==> inputs of raven <==
==> flow/design.v (excerpt) <==
module convolution_stage2 (
          in1,
          in2,
          in3,
          in4,
          in5,
          in6,
          in7,
          in8,
          clk,
          rst,
          start,
          conv_out
  );
input [99:0] in1, in2, in3, in4, in5, in6, in7, in8;
input         clk, rst, start;
output reg [7:0] conv_out;
wire  [3:0]  in1_1, in1_2, in1_3, in1_4, in1_5, in1_6, in1_7, in1_8, in1_9, in1_10, in1_11, in1_12, in1_13;
wire [3:0]   in1_14, in1_15, in1_16, in1_17, in1_18, in1_19, in1_20, in1_21, in1_22, in1_23, in1_24, in1_25;
wire  [3:0]  in2_1, in2_2, in2_3, in2_4, in2_5, in2_6, in2_7, in2_8, in2_9, in2_10, in2_11, in2_12, in2_13;
wire [3:0]   in2_14, in2_15, in2_16, in2_17, in2_18, in2_19, in2_20, in2_21, in2_22, in2_23, in2_24, in2_25;
wire  [3:0]  in3_1, in3_2, in3_3, in3_4, in3_5, in3_6, in3_7, in3_8, in3_9, in3_10, in3_11, in3_12, in3_13;
wire [3:0]   in3_14, in3_15, in3_16, in3_17, in3_18, in3_19, in3_20, in3_21, in3_22, in3_23, in3_24, in3_25;
wire  [3:0]  in4_1, in4_2, in4_3, in4_4, in4_5, in4_6, in4_7, in4_8, in4_9, in4_10, in4_11, in4_12, in4_13;
wire [3:0]   in4_14, in4_15, in4_16, in4_17, in4_18, in4_19, in4_20, in4_21, in4_22, in4_23, in4_24, in4_25;
wire  [3:0]  in5_1, in5_2, in5_3, in5_4, in5_5, in5_6, in5_7, in5_8, in5_9, in5_10, in5_11, in5_12, in5_13;
wire [3:0]   in5_14, in5_15, in5_16, in5_17, in5_18, in5_19, in5_20, in5_21, in5_22, in5_23, in5_24, in5_25;
wire  [3:0]  in6_1, in6_2, in6_3, in6_4, in6_5, in6_6, in6_7, in6_8, in6_9, in6_10, in6_11, in6_12, in6_13;
wire [3:0]   in6_14, in6_15, in6_16, in6_17, in6_18, in6_19, in6_20, in6_21, in6_22, in6_23, in6_24, in6_25;
wire  [3:0]  in7_1, in7_2, in7_3, in7_4, in7_5, in7_6, in7_7, in7_8, in7_9, in7_10, in7_11, in7_12, in7_13;
wire [3:0]   in7_14, in7_15, in7_16, in7_17, in7_18, in7_19, in7_20, in7_21, in7_22, in7_23, in7_24, in7_25;
  ...
Settings: LEC_CHECK=0, CAP_MARGIN=20, CELL_PAD_IN_SITES_DETAIL_PLACEMENT=2, CELL_PAD_IN_SITES_GLOBAL_PLACEMENT=1, CORE_MARGIN=2, CORE_UTILIZATION=27, CTS_CLUSTER_SIZE=33, GPL_ROUTABILITY_DRIVEN=1, SLEW_MARGIN=20; clock period 14.0 ns.
run.sh (not shown) runs the stock make flow with config.mk's settings and CLKGATE_MAP_FILE=.
==> fjord (differences from raven) <==
==> flow/config.mk (replaced) <==
export PLATFORM = sky130hd
export DESIGN_NAME = convolution_stage2
export DESIGN_NICKNAME = convolution_stage2
export VERILOG_FILES = /design/flow/design.v
export SDC_FILE = /design/flow/constraint.sdc
export NUM_CORES = 4
export LEC_CHECK = 0
export CAP_MARGIN = 20
export CORE_MARGIN = 2
export CORE_UTILIZATION = 68
export SETUP_SLACK_MARGIN = -0.12
export SLEW_MARGIN = 20
==> flow/constraint.sdc (replaced) <==
create_clock -name core_clock -period 11.9 [get_ports {clk}]
set_input_delay 2.3800 -clock core_clock [delete_from_list [all_inputs] [get_ports {clk}]]
set_output_delay 2.3800 -clock core_clock [all_outputs]
set_load 0.01 [all_outputs]
==> onyx (differences from raven) <==
==> flow/config.mk (replaced) <==
export PLATFORM = sky130hd
export DESIGN_NAME = convolution_stage2
export DESIGN_NICKNAME = convolution_stage2
export VERILOG_FILES = /design/flow/design.v
export SDC_FILE = /design/flow/constraint.sdc
export NUM_CORES = 4
export LEC_CHECK = 0
export CAP_MARGIN = 20
export CORE_MARGIN = 2
export CORE_UTILIZATION = 71
export CTS_CLUSTER_SIZE = 47
export MAX_ROUTING_LAYER = met4
export SETUP_SLACK_MARGIN = 0.65
export SLEW_MARGIN = 20
==> flow/constraint.sdc (replaced) <==
create_clock -name core_clock -period 11.9 [get_ports {clk}]
set_input_delay 2.3800 -clock core_clock [delete_from_list [all_inputs] [get_ports {clk}]]
set_output_delay 2.3800 -clock core_clock [all_outputs]
set_load 0.01 [all_outputs]
==> qor summary <==
| item | onyx | fjord | raven |
|---|---|---|---|
| Vert. Die Dim | 301 µm | 308 µm | 486 µm |
| Count of buffers from port buffering | 810 | 810 | 810 |
| Aoi share | 0.0629 | 0.0629 | 0.0629 |
| Die area | 0.0909 mm² | 0.0948 mm² | 0.237 mm² |
| Count of buffers added by post-CTS timing repair for setup | 2 | 43 | 0 |
| Post-Place Cell Area | 0.0806 mm² | 0.0809 mm² | 0.0770 mm² |
| Floorplan die width | 301 µm | 308 µm | 486 µm |
| Placed Cells incl. Taps | 10.1k | 10.2k | 11.2k |
| CORE AREA | 0.0880 mm² | 0.0917 mm² | 0.232 mm² |
| Count of cells resized by post-cts repair | 46 | 355 | 0 |
| Placed wire-length estimate | 206 mm | 202 mm | 253 mm |
| Placer congestion estimate | 1.10 | 1.08 | 0.896 |
| Result of the run | did not finish | did not finish | finished clean |
| Failing step | global routing | global routing | - |
| FP Core Util | 0.714 | 0.685 | 0.271 |
| Dominant synthesized flop cell | sky130_fd_sc_hd__dfxtp_1 | sky130_fd_sc_hd__dfxtp_1 | sky130_fd_sc_hd__dfxtp_1 |
| Number of placement rows | 109 | 111 | 177 |
| Pre-CTS setup slack | -1.18 ns | -1.09 ns | -0.0785 ns |

* * *

==> inputs of run a <==
Starting RTL as in the previous note.
==> flow/config.mk <==
export PLATFORM = sky130hd
export DESIGN_NAME = convolution_stage2
export DESIGN_NICKNAME = convolution_stage2
export VERILOG_FILES = /design/flow/design.v
export SDC_FILE = /design/flow/constraint.sdc
export NUM_CORES = 4
export LEC_CHECK = 0
export CAP_MARGIN = 20
export CELL_PAD_IN_SITES_DETAIL_PLACEMENT = 1
export CELL_PAD_IN_SITES_GLOBAL_PLACEMENT = 0
export CORE_ASPECT_RATIO = 1.35
export CORE_MARGIN = 2
export CORE_UTILIZATION = 64
export CTS_CLUSTER_SIZE = 68
export GPL_ROUTABILITY_DRIVEN = 0
export GPL_TIMING_DRIVEN = 0
export HOLD_SLACK_MARGIN = 0.11
export MAX_ROUTING_LAYER = met5
export SETUP_SLACK_MARGIN = -1.16
export SLEW_MARGIN = 20
export TNS_END_PERCENT = 85
==> flow/constraint.sdc <==
create_clock -name core_clock -period 14.0 [get_ports {clk}]
set_input_delay 2.8000 -clock core_clock [delete_from_list [all_inputs] [get_ports {clk}]]
set_output_delay 2.8000 -clock core_clock [all_outputs]
set_load 0.01 [all_outputs]
==> inputs of run b, as changes to run a <==
- ABC_AREA: default -> 1
- CELL_PAD_IN_SITES_DETAIL_PLACEMENT: 1 -> default
- CELL_PAD_IN_SITES_GLOBAL_PLACEMENT: 0 -> default
- CORE_ASPECT_RATIO: 1.35 -> 0.5
- CORE_UTILIZATION: 64 -> 67
- CTS_CLUSTER_DIAMETER: default -> 248
- CTS_CLUSTER_SIZE: 68 -> 100
- GPL_ROUTABILITY_DRIVEN: 0 -> default
- GPL_TIMING_DRIVEN: 0 -> default
- HOLD_SLACK_MARGIN: 0.11 -> default
- MAX_ROUTING_LAYER: met5 -> default
- SETUP_SLACK_MARGIN: -1.16 -> default
- TNS_END_PERCENT: 85 -> 5
==> inputs of run c, as changes to run a <==
- CELL_PAD_IN_SITES_DETAIL_PLACEMENT: 1 -> default
- CELL_PAD_IN_SITES_GLOBAL_PLACEMENT: 0 -> default
- CORE_ASPECT_RATIO: 1.35 -> default
- CORE_UTILIZATION: 64 -> 58
- CTS_CLUSTER_SIZE: 68 -> default
- GPL_ROUTABILITY_DRIVEN: 0 -> default
- GPL_TIMING_DRIVEN: 0 -> default
- HOLD_SLACK_MARGIN: 0.11 -> default
- MAX_ROUTING_LAYER: met5 -> default
- SETUP_SLACK_MARGIN: -1.16 -> default
- TNS_END_PERCENT: 85 -> default
==> flow/constraint.sdc (replaced) <==
create_clock -name core_clock -period 10.0 [get_ports {clk}]
set_input_delay 2.0000 -clock core_clock [delete_from_list [all_inputs] [get_ports {clk}]]
set_output_delay 2.0000 -clock core_clock [all_outputs]
set_load 0.01 [all_outputs]
==> results <==
- Run b completed with no timing, DRC or antenna violations. Run a did not get past detailed placement. Run c ran to the end with violations: setup timing.
- Routed wire length: run c is higher than run b (16%).
- Clock-buffer cell count is the same in run b and run c.
- Worst setup slack: run c is lower than run b (2800 ps).
- Final area: run c is larger than run b (about 9%).
- Of run c and run b, run b has the higher final cell count (gap about 9%, measured against run b).
==> figures <==
metric	run a	run c	run b
Run status	did not finish	complete, but fails checks	complete, no violations
Stage where the flow stopped	detailed placement	-	-
Reasons for failing layout checks	-	setup timing	-
DIE HEIGHT	368 um	333 um	227 um
Overall track demand over capacity in global routing	-	39.1%	37.0%
Full die area	101000 um2	111000 um2	102000 um2
Routed WL	-	221 mm	191 mm
CTS sink count	-	8	8
Summed negative setup slack over all endpoints	-	-6830 ps	0 ps
Number of standard cells reported by yosys	7243	7243	9524
Placed cell area	-	81700 um2	76600 um2
Non-clock buffer area fraction after layout	-	22.6%	11.8%
Detailed router's first-iteration violation count	-	4000	4896

* * *

==> inputs of run X <==
Starting RTL as in the previous note.
export LEC_CHECK = 0
export CAP_MARGIN = 20
export CORE_MARGIN = 2
export CORE_UTILIZATION = 70
export CTS_CLUSTER_SIZE = 47
export MAX_ROUTING_LAYER = met4
export SETUP_SLACK_MARGIN = -0.12
export SLEW_MARGIN = 20
create_clock -name core_clock -period 11.9 [get_ports {clk}]
==> run Y: changes against run X <==
Settings changed: ABC_AREA set to 1, CORE_ASPECT_RATIO set to 1.98, CORE_UTILIZATION 70 to 40, CTS_CLUSTER_DIAMETER set to 342, CTS_CLUSTER_SIZE 47 to 100, MAX_ROUTING_LAYER met4 to unset, SETUP_SLACK_MARGIN -0.12 to unset.
==> flow/constraint.sdc (replaced) <==
create_clock -name core_clock -period 14.0 [get_ports {clk}]
set_input_delay 2.8000 -clock core_clock [delete_from_list [all_inputs] [get_ports {clk}]]
set_output_delay 2.8000 -clock core_clock [all_outputs]
set_load 0.01 [all_outputs]
==> run B: changes against run X <==
Settings changed: CORE_UTILIZATION 70 to 45, CTS_CLUSTER_SIZE 47 to unset, GPL_TIMING_DRIVEN set to 0, MAX_ROUTING_LAYER met4 to unset, SETUP_SLACK_MARGIN -0.12 to unset.
==> flow/constraint.sdc (replaced) <==
create_clock -name core_clock -period 14.0 [get_ports {clk}]
set_input_delay 2.8000 -clock core_clock [delete_from_list [all_inputs] [get_ports {clk}]]
set_output_delay 2.8000 -clock core_clock [all_outputs]
set_load 0.01 [all_outputs]
==> comparison table <==
	run B	run X	run Y
Met2 wire length	141000 um	-	132000 um
Non-CTS buffers	1096	-	1477
Outcome	complete, but fails checks	aborted with a tool error	timing/DRC/antenna clean
Stage where the flow stopped	-	5_1_grt	-
Violated checks	antenna violations, negative setup slack	-	-
Final design area excluding fillers	0.0760 sq mm	-	0.0825 sq mm
Average detailed-routed wire length per instance	32.0 um	-	19.0 um
Filler Cells Inserted	13300	-	16600
Top layer in use	met5	-	met5
Syn Area/Cell	8.67 sq um	8.67 sq um	6.99 sq um
Buffers inserted by post-CTS timing repair	11	0	0
Final slew viol count	0	-	0
Worst Hold Slack	3.25 ns	-	3.45 ns
Final core utilization	54.7%	-	49.9%
Area share of the largest cell type after synthesis	31.6%	31.6%	29.8%
Antenna diode count	126	-	59
Multi-input gate share of the layout cell area	75.3%	-	69.5%
Post-Synthesis Net Count	10300	10300	12600
Most common cell on crit path	sky130_fd_sc_hd__fa_1	-	sky130_fd_sc_hd__fa_1
Setup Viol. Count Final	1	-	0
Flop share of the area	0.211%	-	0.194%
DRT met1 WL	120000 um	-	85200 um
